== run 1 ==
==> flow/design.v (excerpt) <==
module pokey_advanced (
    input clk,               
    input enable_179mhz,     
    input reset_n,           
    input [3:0] addr,        
    input [7:0] din,         
    input we,                
    output reg audio_pwm     
);
Size in the first run: roughly 170 flip-flops, about 9000 um2 of cells after synthesis.
clock: 3.33 ns
lec_check: 0
abc_area: 1
cap_margin: 20
core_margin: 2
core_utilization: 72
cts_cluster_diameter: 352
cts_cluster_size: 95
place_density: 0.4
slew_margin: 20
tns_end_percent: 10
run.sh (not shown) runs the stock make flow with config.mk's settings and CLKGATE_MAP_FILE=.
In run 1 the implementation ran to completion but is not tape-out ready, as the final checks report setup timing.
Input-level comparison between run 2 and run 1:
--- a/flow/config.mk
+++ b/flow/config.mk
@@ -7,10 +7,5 @@
 export LEC_CHECK = 0
-export ABC_AREA = 1
 export CAP_MARGIN = 20
 export CORE_MARGIN = 2
-export CORE_UTILIZATION = 72
-export CTS_CLUSTER_DIAMETER = 352
-export CTS_CLUSTER_SIZE = 95
-export PLACE_DENSITY = 0.4
+export CORE_UTILIZATION = 40
 export SLEW_MARGIN = 20
-export TNS_END_PERCENT = 10
==> flow/constraint.sdc <==
create_clock -name core_clock -period 5.2 [get_ports {clk}]
set_input_delay 1.0400 -clock core_clock [delete_from_list [all_inputs] [get_ports {clk}]]
set_output_delay 1.0400 -clock core_clock [all_outputs]
set_load 0.01 [all_outputs]
[summary]
In the tables for run 1 and run 2, post-synthesis share of cell area spent on and, or, nand and nor gates reads higher with run 1.
Run 2 reports a higher number of standard-cell rows in the floorplan than run 1 does.
Run 2 | stages: all done | timing, DRC, antenna: all pass
Against run 1, power in sequential cells in run 2 fell by more than a quarter.
Measured against each other, run 1 and run 2 differ in sequential share of layout area, the higher figure coming from run 2.
Density: run 2 sparser than run 1
Comparing run 1 and run 2, worst reg-to-reg setup slack is higher on run 2.
Changes in run 3 relative to run 2:
--- a/flow/config.mk
+++ b/flow/config.mk
@@ -8,4 +8,6 @@
 export CAP_MARGIN = 20
+export CORE_ASPECT_RATIO = 0.5
 export CORE_MARGIN = 2
 export CORE_UTILIZATION = 40
+export PLACE_DENSITY = 0.91
 export SLEW_MARGIN = 20
==> flow/constraint.sdc <==
create_clock -name core_clock -period 6.0 [get_ports {clk}]
set_input_delay 1.2000 -clock core_clock [delete_from_list [all_inputs] [get_ports {clk}]]
set_output_delay 1.2000 -clock core_clock [all_outputs]
set_load 0.01 [all_outputs]
Results
The final layouts of run 3 and run 2 pass the timing, DRC and antenna checks. Going from run 2 to run 3, switching power of the nets shows a reduction of 14%; maximum number of pins on one net before global-route repair shows a reduction of about 9%; design area shows a reduction of about 0.4%; HPWL after detailed placement shows an increase of 1.2%. The final reports for run 3 and run 2 show worst slack at placement higher in the former. Compared with run 2, run 3 shows a post-detailed-routing wire length that is 3.5% higher. As far as number of port buffers goes, run 3 and run 2 are indistinguishable; the numbers are identical.
The following lists how run 4 was set up differently from run 3:
--- a/flow/config.mk
+++ b/flow/config.mk
@@ -10,4 +10,4 @@
 export CORE_MARGIN = 2
-export CORE_UTILIZATION = 40
-export PLACE_DENSITY = 0.91
+export CORE_UTILIZATION = 68
 export SLEW_MARGIN = 20
+export TNS_END_PERCENT = 20
Findings:
- In terms of highest attainable clock frequency, run 4 and run 3 differ only marginally.
- For hold slack, run 3 and run 4 come out practically identical.
- For the final period demand of the worst path, run 4 came in 0.0076 ns lower than run 3 did.


== alpha ==
pokey_advanced again, from the RTL that the note above started with.
clock: 3.09 ns
lec_check: 0
cap_margin: 25
core_margin: 10
core_utilization: 40
cts_cluster_size: 61
gpl_routability_driven: 1
hold_slack_margin: 0.11
max_routing_layer: met5
min_routing_layer: met2
place_density_lb_addon: 0.13
setup_slack_margin: 0.72
slew_margin: 10
tns_end_percent: 5
alpha -> stages 100% | layout checks FAIL | DRC, setup timing
The following lists how beta was set up differently from alpha:
==> flow/config.mk <==
export PLATFORM = sky130hd
export DESIGN_NAME = pokey_advanced
export DESIGN_NICKNAME = pokey_advanced
export VERILOG_FILES = /design/flow/design.v
export SDC_FILE = /design/flow/constraint.sdc
export NUM_CORES = 4
export LEC_CHECK = 0
export CAP_MARGIN = 20
export CORE_MARGIN = 2
export CORE_UTILIZATION = 58
export SLEW_MARGIN = 20
==> flow/constraint.sdc <==
create_clock -name core_clock -period 4.12 [get_ports {clk}]
set_input_delay 0.8240 -clock core_clock [delete_from_list [all_inputs] [get_ports {clk}]]
set_output_delay 0.8240 -clock core_clock [all_outputs]
set_load 0.01 [all_outputs]
Results
- beta finished all stages; layout check result: FAIL, due to setup timing.
- In alpha the implementation ran to completion but is not tape-out ready, as the final checks report DRC, setup timing.
- Of alpha and beta, beta shows the lower part of the power in the clock network, with alpha above it.
- beta against alpha: count of cells along the worst hold path saw an increase; buffer count from post-CTS setup fixing saw an increase; worst setup slack after layout saw an increase.
- Summary of beta over alpha: met2 layer wire length in the routed design went down about 10%, number of tap cells inserted went down 33%.
- Multiplexer share of the synthesized area delta (beta -> alpha): insignificant
- beta against alpha: synthesized cell count closely matched the old numbers; post-layout minimum cycle time climbed 0.079 ns.
- Clock-cell share of area essentially unchanged between alpha and beta.
Edits applied to the flow inputs when going from beta to gamma:
-- flow/config.mk --
<<< beta, line 7
export LEC_CHECK = 0
export CAP_MARGIN = 20
export CORE_MARGIN = 2
export CORE_UTILIZATION = 58
export SLEW_MARGIN = 20
>>> gamma, line 7
export LEC_CHECK = 0
export ABC_AREA = 1
export CAP_MARGIN = 20
export CORE_MARGIN = 2
export CORE_UTILIZATION = 69
export PLACE_DENSITY = 0.39
export SLEW_MARGIN = 20
==> flow/constraint.sdc <==
create_clock -name core_clock -period 2.89 [get_ports {clk}]
set_input_delay 0.5780 -clock core_clock [delete_from_list [all_inputs] [get_ports {clk}]]
set_output_delay 0.5780 -clock core_clock [all_outputs]
set_load 0.01 [all_outputs]
==> comparison <==
gamma ends up with a sequential share of layout area that is 2.3 points lower than in beta.
In the reports for gamma and beta, the larger relative area of clock buffers and inverters in the final design belongs to beta.
gamma: count of inverters not on the clock network in the layout higher than beta
Although it ran to completion, gamma produced a layout that fails the final checks because of setup timing.
Relative to beta, combinational cell fraction of total power increased by 6.5 points in gamma.
Non-clock buffer count was lower in the run labelled beta.
[compare] base=beta new=gamma: internal power rose by about 50%; yosys synthesis chip area moved up.
What delta does differently from gamma at the input level:
-- flow/config.mk --
<<< gamma, line 10
export CORE_MARGIN = 2
export CORE_UTILIZATION = 69
export PLACE_DENSITY = 0.39
export SLEW_MARGIN = 20
>>> delta, line 10
export CORE_MARGIN = 2
export CORE_UTILIZATION = 72
export CTS_CLUSTER_SIZE = 10
export PLACE_DENSITY = 0.39
export SETUP_SLACK_MARGIN = 0.38
export SLEW_MARGIN = 20
Results
Comparing gamma with delta, the worst hold slack came out essentially unchanged. Although delta finished all stages, its layout failed final checks on setup timing. delta: total power of the final layout 360 uW above gamma. delta and gamma ended up with roughly the same area after detailed placement. Taking gamma as the reference, in delta share of total power in sequential cells dropped 2.7 points, post-layout period usage of the worst path held, clock share of power increased by 3.4 points relative to the old numbers, area added between synthesis and finish increased 0.65 points.
diff inputs: delta => epsilon
-- flow/config.mk --
<<< delta, line 8
export ABC_AREA = 1
export CAP_MARGIN = 20
export CORE_MARGIN = 2
export CORE_UTILIZATION = 72
export CTS_CLUSTER_SIZE = 10
export PLACE_DENSITY = 0.39
export SETUP_SLACK_MARGIN = 0.38
export SLEW_MARGIN = 20
>>> epsilon, line 8
export ABC_AREA = 1
export CAP_MARGIN = 40
export CORE_MARGIN = 2
export CORE_UTILIZATION = 72
export CTS_CLUSTER_DIAMETER = 386
export CTS_CLUSTER_SIZE = 14
export HOLD_SLACK_MARGIN = 0.29
export PLACE_DENSITY_LB_ADDON = 0.19
export SETUP_SLACK_MARGIN = -0.29
export SLEW_MARGIN = 20
Notes after the runs:
Ran to the end and failed final checks on setup timing: epsilon. epsilon gives less clock power share than delta did. Summary: with delta as the reference, wire length of the first global-routing pass in epsilon moved down by a few percent. delta -> epsilon: non-clock buffer share of cell area flat. According to the power report, total power for epsilon is lower than for delta. Measured against each other, delta and epsilon differ in routed via count divided by cell count, the higher figure coming from epsilon. Count of nets left with antenna violations after detail routing: epsilon vs delta identical. epsilon: clock network contribution to total cell area 0.81 points below delta. The higher maximum achievable frequency of delta and epsilon is in delta. Between delta and epsilon, synthesis-to-layout area growth decreased. | clock network latency to the later pin of the worst-skew pair | epsilon vs delta | ≈ equal |. Summary: with delta as the reference, post-route cell area in epsilon moved down slightly.
Power is estimated from default activity; no workload was simulated.
